// recon_top_level
module recon_top_level#(parameter WIDTH = 15)( 
input [WIDTH:0] Xo, Zo , Yo,
input clk,
input ext_reset,
input [1:0] sel,
output [WIDTH:0] mac_out,
output [WIDTH:0] f,
input af_en,
output complete
);
wire [WIDTH:0] z, coshz, sinhz;
wire reset3;
Neuron #(WIDTH)inneuron(Xo,Yo,Zo,clk,ext_reset, sinhz,coshz,z,reset3,complete,mac_out,af_en);
wire sign_z=z[WIDTH];
wire [WIDTH:0]relu ;
assign relu=sign_z?0:z;
wire [WIDTH:0] ez, ez_1;
add_sub #(WIDTH) adder1(coshz, sinhz, sel[0], ez);
add_sub #(WIDTH) adder2(ez, 16'b0000010000000000, sel[0], ez_1);
wire [WIDTH:0] w2,w3;
wire [WIDTH:0] divisor , dividend;
mux  #(WIDTH)m1(ez, coshz, sel[0], w2);
mux #(WIDTH) m2(ez_1, sinhz, sel[0], w3);
wire [WIDTH:0] div_out;
assign divisor =  {w3[15], (w3[14:0]>>2) };
assign dividend = {w2[15], (w2[14:0]>>2) };
wire [WIDTH:0] X_divout,Y_divout;
recon #(WIDTH) r_div(
 clk,reset3,1'b0,1'b1,
divisor, dividend ,16'b0,
 X_divout , Y_divout , div_out
);
assign f=sel[1]?(sel[0]?mac_out:relu):div_out;  
endmodule
make LEC_CHECK=0 ABC_AREA=1 CAP_MARGIN=15 CORE_MARGIN=2 CORE_UTILIZATION=72 CTS_CLUSTER_DIAMETER=224 CTS_CLUSTER_SIZE=99 HOLD_SLACK_MARGIN=-0.05 SLEW_MARGIN=20 TNS_END_PERCENT=45 finish   # period 5.39 ns
run.sh (not shown) runs the stock make flow with config.mk's settings and CLKGATE_MAP_FILE=.
The first run never finished: it broke off in global routing (5_1_grt) with ODB-0269.
Change:
ABC_AREA = not set   (was 1)
CAP_MARGIN = 20   (was 15)
CTS_CLUSTER_DIAMETER = not set   (was 224)
CTS_CLUSTER_SIZE = not set   (was 99)
HOLD_SLACK_MARGIN = not set   (was -0.05)
clock period = 4.37 ns   (was 5.39 ns; I/O delays follow)
With this change the flow aborted during clock tree synthesis (4_1_cts).
Die size grows by about 4%.
Synthesized cell count falls by about 13%.
Area after synthesis climbs by about 4%.
Change:
CTS_CLUSTER_DIAMETER = 374   (was not set)
CTS_CLUSTER_SIZE = 99   (was not set)
SETUP_SLACK_MARGIN = -0.39   (was not set)
TNS_END_PERCENT = not set   (was 45)
clock period = 7.22 ns   (was 4.37 ns; I/O delays follow)
With this change the flow produced a layout that fails on negative setup slack.
Synthesized area does not change.
Die area does not change.
Synthesized cell count does not change.
Change:
ABC_AREA = 1   (was not set)
TNS_END_PERCENT = 10   (was not set)
clock period = 5.01 ns   (was 7.22 ns; I/O delays follow)
After rerunning: Now the flow ended with an error in global routing (5_1_grt) (ODB-0269); area after synthesis drops by 3.7%; die size drops by 3.6%; synthesized cell count climbs by 15%.
Change:
ABC_AREA = not set   (was 1)
CORE_UTILIZATION = 54   (was 72)
CTS_CLUSTER_DIAMETER = not set   (was 374)
SETUP_SLACK_MARGIN = not set   (was -0.39)
TNS_END_PERCENT = not set   (was 10)
clock period = 7.22 ns   (was 5.01 ns; I/O delays follow)
With this change the flow produced a layout that fails on negative setup slack.
Synthesized cell count went down by roughly a tenth.
Die size goes up by well over a third.
Area after synthesis rises by a few percent.
Change:
CORE_UTILIZATION = 40   (was 54)
CTS_CLUSTER_SIZE = not set   (was 99)
clock period = 8.5 ns   (was 7.22 ns; I/O delays follow)
Effect: The changed run completed without violations. Register-to-register slack is better by 0.95 ns. Power went down by about a fifth. Sequential power shrinks by about a fifth.

* * *

red:
Starting RTL as in the previous note.
clock: 4.64 ns
lec_check: 0
abc_area: 1
cap_margin: 15
core_aspect_ratio: 0.5
core_margin: 2
core_utilization: 72
cts_cluster_diameter: 374
cts_cluster_size: 99
place_density: 0.41
setup_slack_margin: -0.35
slew_margin: 20
tns_end_percent: 10
red | ERROR | global routing (5_1_grt)
Changes in blue relative to red:
- swapping 374 for 400 in CTS_CLUSTER_DIAMETER
- clearing SETUP_SLACK_MARGIN, which used to be -0.35
- clearing PLACE_DENSITY, which used to be 0.41
- clearing TNS_END_PERCENT, which used to be 10
- swapping 15 for 20 in CAP_MARGIN
- swapping 99 for 98 in CTS_CLUSTER_SIZE
- clearing CORE_ASPECT_RATIO, which used to be 0.5
- swapping 4.64 for 2.55 in the clock period (ns, I/O delays scaled along)
Findings:
blue never completed; the flow aborted with a tool error in detailed placement (3_5_place_dp).
red -> blue: flop and latch count out of synthesis delta 0, exact match
Number of cell rows, red and blue: smaller value in red
Compared to red, blue has die span in y about 40% higher.
On die area, red and blue are basically level.
Input changes introduced in green (baseline for comparison: blue):
- ABC_AREA no longer set, was 1
- CTS_CLUSTER_DIAMETER no longer set, was 400
- CTS_CLUSTER_SIZE no longer set, was 98
- CORE_UTILIZATION now 40, was 72
- the clock period (ns, I/O delays scaled along) now 8.24, was 2.55
## What came out
green has completed all stages; timing, DRC and antenna checks passed. Taking blue as the reference, in green cell area after technology mapping grew by 760 um^2; horizontal die dimension moved up. Area of the core region (blue / green): 0.53. From blue to green the numbers moved as follows: post-synthesis adder-cell area fraction -0.40 points, number of distinct library cells after synthesis +38. Die area of green exceeds that of blue by more than half. green vs. blue: synthesized cell count decreased by 13% relative to the old numbers; overall die height increased by about 36% relative to the old numbers; net count of the mapped netlist decreased by 372 relative to the old numbers. blue -> green: number of top-level pins delta 0, exact match.
Modified inputs, orange compared to green
- swapping 40 for 65 in CORE_UTILIZATION
- swapping 8.24 for 6.68 in the clock period (ns, I/O delays scaled along)
Completing all stages was not enough for orange: its layout failed the final checks because of negative setup slack.
Core area: orange and green compared, lower one is orange
Row final critical-path share of the clock period: orange higher / green lower
Aggregate global-route resource usage came out higher on orange than on green.
The number of ordinary inverters in the final layout of orange and that of green are within noise of each other.
Share of power burned in the clock network: orange < green

* * *

Starting RTL as in the previous note.
Design recon_top_level, start of the top module:
module recon_top_level#(parameter WIDTH = 15)( 
input [WIDTH:0] Xo, Zo , Yo,
input clk,
input ext_reset,
input [1:0] sel,
output [WIDTH:0] mac_out,
output [WIDTH:0] f,
input af_en,
output complete
);
export LEC_CHECK = 0
export ABC_AREA = 1
export CAP_MARGIN = 20
export CELL_PAD_IN_SITES_DETAIL_PLACEMENT = 2
export CORE_ASPECT_RATIO = 1.06
export CORE_MARGIN = 2
export CORE_UTILIZATION = 40
export CTS_CLUSTER_DIAMETER = 198
export GPL_TIMING_DRIVEN = 1
export SETUP_SLACK_MARGIN = 1.39
export SLEW_MARGIN = 40
create_clock -name core_clock -period 9.25 [get_ports {clk}]
==> next run, changes <==
==> flow/config.mk (replaced) <==
export PLATFORM = sky130hd
export DESIGN_NAME = recon_top_level
export DESIGN_NICKNAME = recon_top_level
export VERILOG_FILES = /design/flow/design.v
export SDC_FILE = /design/flow/constraint.sdc
export NUM_CORES = 4
export LEC_CHECK = 0
export CAP_MARGIN = 20
export CORE_MARGIN = 2
export CORE_UTILIZATION = 40
export SLEW_MARGIN = 20
==> flow/constraint.sdc (replaced) <==
create_clock -name core_clock -period 5.87 [get_ports {clk}]
set_input_delay 1.1740 -clock core_clock [delete_from_list [all_inputs] [get_ports {clk}]]
set_output_delay 1.1740 -clock core_clock [all_outputs]
set_load 0.01 [all_outputs]
=> This time the run finished but failed the layout checks on setup timing. Utilization came out higher by 7.2 points. Die size grows by 3.8%. Power came out higher by 58%. Global-route usage decreases by 11 points. First-iteration DRC count went down by 22%. Hold slack improves by 3.0 ps. Sequential cell count stays the same. Worst setup slack loses 2600 ps. Clock-buffer cell count decreases by 1.
==> next run, changes <==
--- a/flow/config.mk
+++ b/flow/config.mk
@@ -10 +10 @@
-export CORE_UTILIZATION = 40
+export CORE_UTILIZATION = 66
==> flow/constraint.sdc (replaced) <==
create_clock -name core_clock -period 9.1 [get_ports {clk}]
set_input_delay 1.8200 -clock core_clock [delete_from_list [all_inputs] [get_ports {clk}]]
set_output_delay 1.8200 -clock core_clock [all_outputs]
set_load 0.01 [all_outputs]
The changed run passed the timing, DRC and antenna checks.
Final cell count fell by 19%.
Sequential cell count stays the same.
Utilization rose by 21 points.
Synthesized area stays the same.
Global-route usage rose by 12 points.
Power and IR drop assume default switching activity.
